==> flow/design.v <==
module control_unit(
    input clk, rst,
    output reg a_sel, b_sel, PP1_CE, PP2_CE, add, PR_CE, PI_CE
);
    parameter S1 = 3'b001,
              S2 = 3'b010,
              S3 = 3'b011,
              S4 = 3'b100,
              S5 = 3'b101;
    reg [2:0] state, next;
    always @(posedge clk or posedge rst) begin
        if (rst)
            state <= S1;
        else
            state <= next;
    end
    always @(*) begin
        next = S1;
        PP1_CE = 0;
        PP2_CE = 0;
        add = 0;
        PR_CE = 0;
        PI_CE = 0;
        a_sel = 0;
        b_sel = 0;
        case (state) 
            S1: begin
					if(!rst)
                next = S2;
                PP1_CE = 1;
            end
            S2: begin
                next = S3;
                a_sel = 1;
                b_sel = 1;					 
                PP2_CE = 1;
            end
            S3: begin
                next = S4;
                b_sel = 1;
                PP1_CE = 1;					
                add = 1;
                PR_CE = 1;
            end
            S4: begin
                next = S5;
                a_sel = 1;
                PP2_CE = 1;
            end
            S5: begin
                next = S1;
                PI_CE = 1;
            end
        endcase
    end
endmodule
module datapath(
    input clk, rst,
    input a_sel, b_sel, PP1_CE, PP2_CE, add, PR_CE, PI_CE,
    input [11:0] ar, ai, br, bi,
    output reg [23:0] Pr, Pi
);
    wire [11:0] a_mux, b_mux;
    reg [23:0] PP1, PP2, PPs;
    wire [23:0] pro;
    assign a_mux = a_sel ? ai : ar;
    assign b_mux = b_sel ? bi : br;
    assign pro = a_mux * b_mux;  
    always @(posedge clk or posedge rst) begin
        if (rst) begin
            PP1 <= 0;
            PP2 <= 0;
        end else begin
            if (PP1_CE) 
                PP1 <= pro;
            if (PP2_CE) 
                PP2 <= pro;
        end
    end
    always @(*) begin
        if (!add)
            PPs = PP1 + PP2;
        else
            PPs = PP1 - PP2;
    end
    always @(posedge clk or posedge rst) begin
        if (rst) begin
            Pr <= 0;
            Pi <= 0;
        end else begin
            if (PR_CE) 
                Pr <= PPs;
            if (PI_CE) 
                Pi <= PPs;
        end
    end
endmodule
module top(
    input rst, clk,
    input [11:0] ar, ai, br, bi,
    output [23:0] Pi, Pr
);
    wire PP1_CE, PP2_CE, a_sel, b_sel, add, PI_CE, PR_CE;
    control_unit uut1(
        .clk(clk),
        .rst(rst),
        .a_sel(a_sel),
        .b_sel(b_sel),
        .PP1_CE(PP1_CE),
        .PP2_CE(PP2_CE),
        .add(add),
        .PR_CE(PR_CE),
        .PI_CE(PI_CE)
    );
    datapath uut2(
        .clk(clk),
        .rst(rst),
        .a_sel(a_sel),
        .b_sel(b_sel),
        .PP1_CE(PP1_CE),
        .PP2_CE(PP2_CE),
        .add(add),
        .PR_CE(PR_CE),
        .PI_CE(PI_CE),
        .ar(ar),
        .ai(ai),
        .br(br),
        .bi(bi),
        .Pr(Pr),
        .Pi(Pi)
    );
endmodule
==> flow/config.mk <==
export PLATFORM = sky130hd
export DESIGN_NAME = top
export DESIGN_NICKNAME = top
export VERILOG_FILES = /design/flow/design.v
export SDC_FILE = /design/flow/constraint.sdc
export NUM_CORES = 4
export LEC_CHECK = 0
export ABC_AREA = 1
export CAP_MARGIN = 20
export CORE_MARGIN = 2
export CORE_UTILIZATION = 72
export CTS_CLUSTER_DIAMETER = 390
export CTS_CLUSTER_SIZE = 96
export SETUP_SLACK_MARGIN = -0.38
export SLEW_MARGIN = 20
==> flow/constraint.sdc <==
create_clock -name core_clock -period 3.86 [get_ports {clk}]
set_input_delay 0.7720 -clock core_clock [delete_from_list [all_inputs] [get_ports {clk}]]
set_output_delay 0.7720 -clock core_clock [all_outputs]
set_load 0.01 [all_outputs]
run.sh (not shown) runs the stock make flow with config.mk's settings and CLKGATE_MAP_FILE=.
The starting point aborted during global routing (5_1_grt), error GRT-0116.
Next try:
Settings changed: ABC_AREA 1 to default, CORE_UTILIZATION 72 to 66, CTS_CLUSTER_DIAMETER 390 to default, CTS_CLUSTER_SIZE 96 to default, SETUP_SLACK_MARGIN -0.38 to default.
Clock period 3.86 ns to 5.48 ns, I/O delays scaled along.
Result: The new run reached the layout checks and failed them: setup timing. Synthesized cell count drops by 23%. Die size climbs by 2.3%. Synthesized area drops by 6.1%.

Setup of v50:
RTL: the design.v shown in full above, as it stands there.
Settings: LEC_CHECK=0, ABC_AREA=1, CAP_MARGIN=20, CELL_PAD_IN_SITES_GLOBAL_PLACEMENT=3, CORE_MARGIN=2, CORE_UTILIZATION=17, CTS_CLUSTER_DIAMETER=233, CTS_CLUSTER_SIZE=91, PLACE_DENSITY_LB_ADDON=0.05, SETUP_SLACK_MARGIN=-0.19, SLEW_MARGIN=20, TNS_END_PERCENT=55; clock period 5.28 ns.
Nothing crashed in v50 and all stages finished; the problem is that the final layout failed, the offending checks being negative setup slack.
## Diff of input files: v42 against v50
Settings: changing CTS_CLUSTER_DIAMETER from 233 to 51; changing CTS_CLUSTER_SIZE from 91 to 73; changing SETUP_SLACK_MARGIN from -0.19 to 0.29; changing CORE_UTILIZATION from 17 to 70; changing CELL_PAD_IN_SITES_GLOBAL_PLACEMENT from 3 to 0; changing PLACE_DENSITY_LB_ADDON from 0.05 to 0.29.
Findings:
- As the logs show, v42 stopped at global routing after a tool error, so it never reached the end of the flow.
- Core area (lower): v42
- v42 ends up with higher floorplan-stage core utilization than v50 does.
- Adder-cell area share of the yosys netlist came out exactly the same in v50 and v42.
- Summary of v42 over v50: worst setup slack after placement grew by 0.33 ns; number of buffers on the longest clock path closely matched the old numbers.
- v50 and v42 ended up with nearly the same synthesized cell count.
#### Input delta (v43 over v42)
Settings: CTS_CLUSTER_SIZE changed from 73 to 95; CORE_UTILIZATION changed from 70 to 54; CTS_CLUSTER_DIAMETER changed from 51 to 234; SETUP_SLACK_MARGIN changed from 0.29 to -0.31; PLACE_DENSITY_LB_ADDON changed from 0.29 to 0.05.
Notes after the runs:
Status v43: flow complete, layout not clean - negative setup slack
Compared with v42, in v43 synthesized cell count held; fraction of synthesized cell area in xor and xnor cells essentially unchanged; post-placement cell count climbed 58.
From v42 to v43, synthesized-area fraction occupied by adder cells did not move at all.
Number of top-level pins came out exactly the same in v43 and v42.
Re number of sinks on the clock net: no difference whatsoever between v42 and v43.
Against v42, number of rows created at floorplan in v43 rose by more than 10%.
Of v43 and v42, the run reporting the higher y dimension of the die was v43.
Cmp v43 and v42 / worst setup slack before clock tree synthesis / lower: v43
> inputs changed (v43 -> v8)
Settings: a deleted CTS_CLUSTER_DIAMETER that had been 234; a change of SETUP_SLACK_MARGIN from -0.31 to 0.58; a deleted CTS_CLUSTER_SIZE that had been 95; a change of CORE_UTILIZATION from 54 to 17; a change of CELL_PAD_IN_SITES_GLOBAL_PLACEMENT from 0 to 3.
==> results <==
Each of v43 and v8 falls short of a clean finish. Although v43 finished all stages, its layout failed final checks on negative setup slack. Of the two values seen for classification of the worst setup path, in -> reg was produced by v43 and reg -> reg by v8. As of v8, fmax had risen by a few percent compared to v43. Filler cell count in the final layout: v8 vs v43 up 5537. v8 has more setup slack than v43.
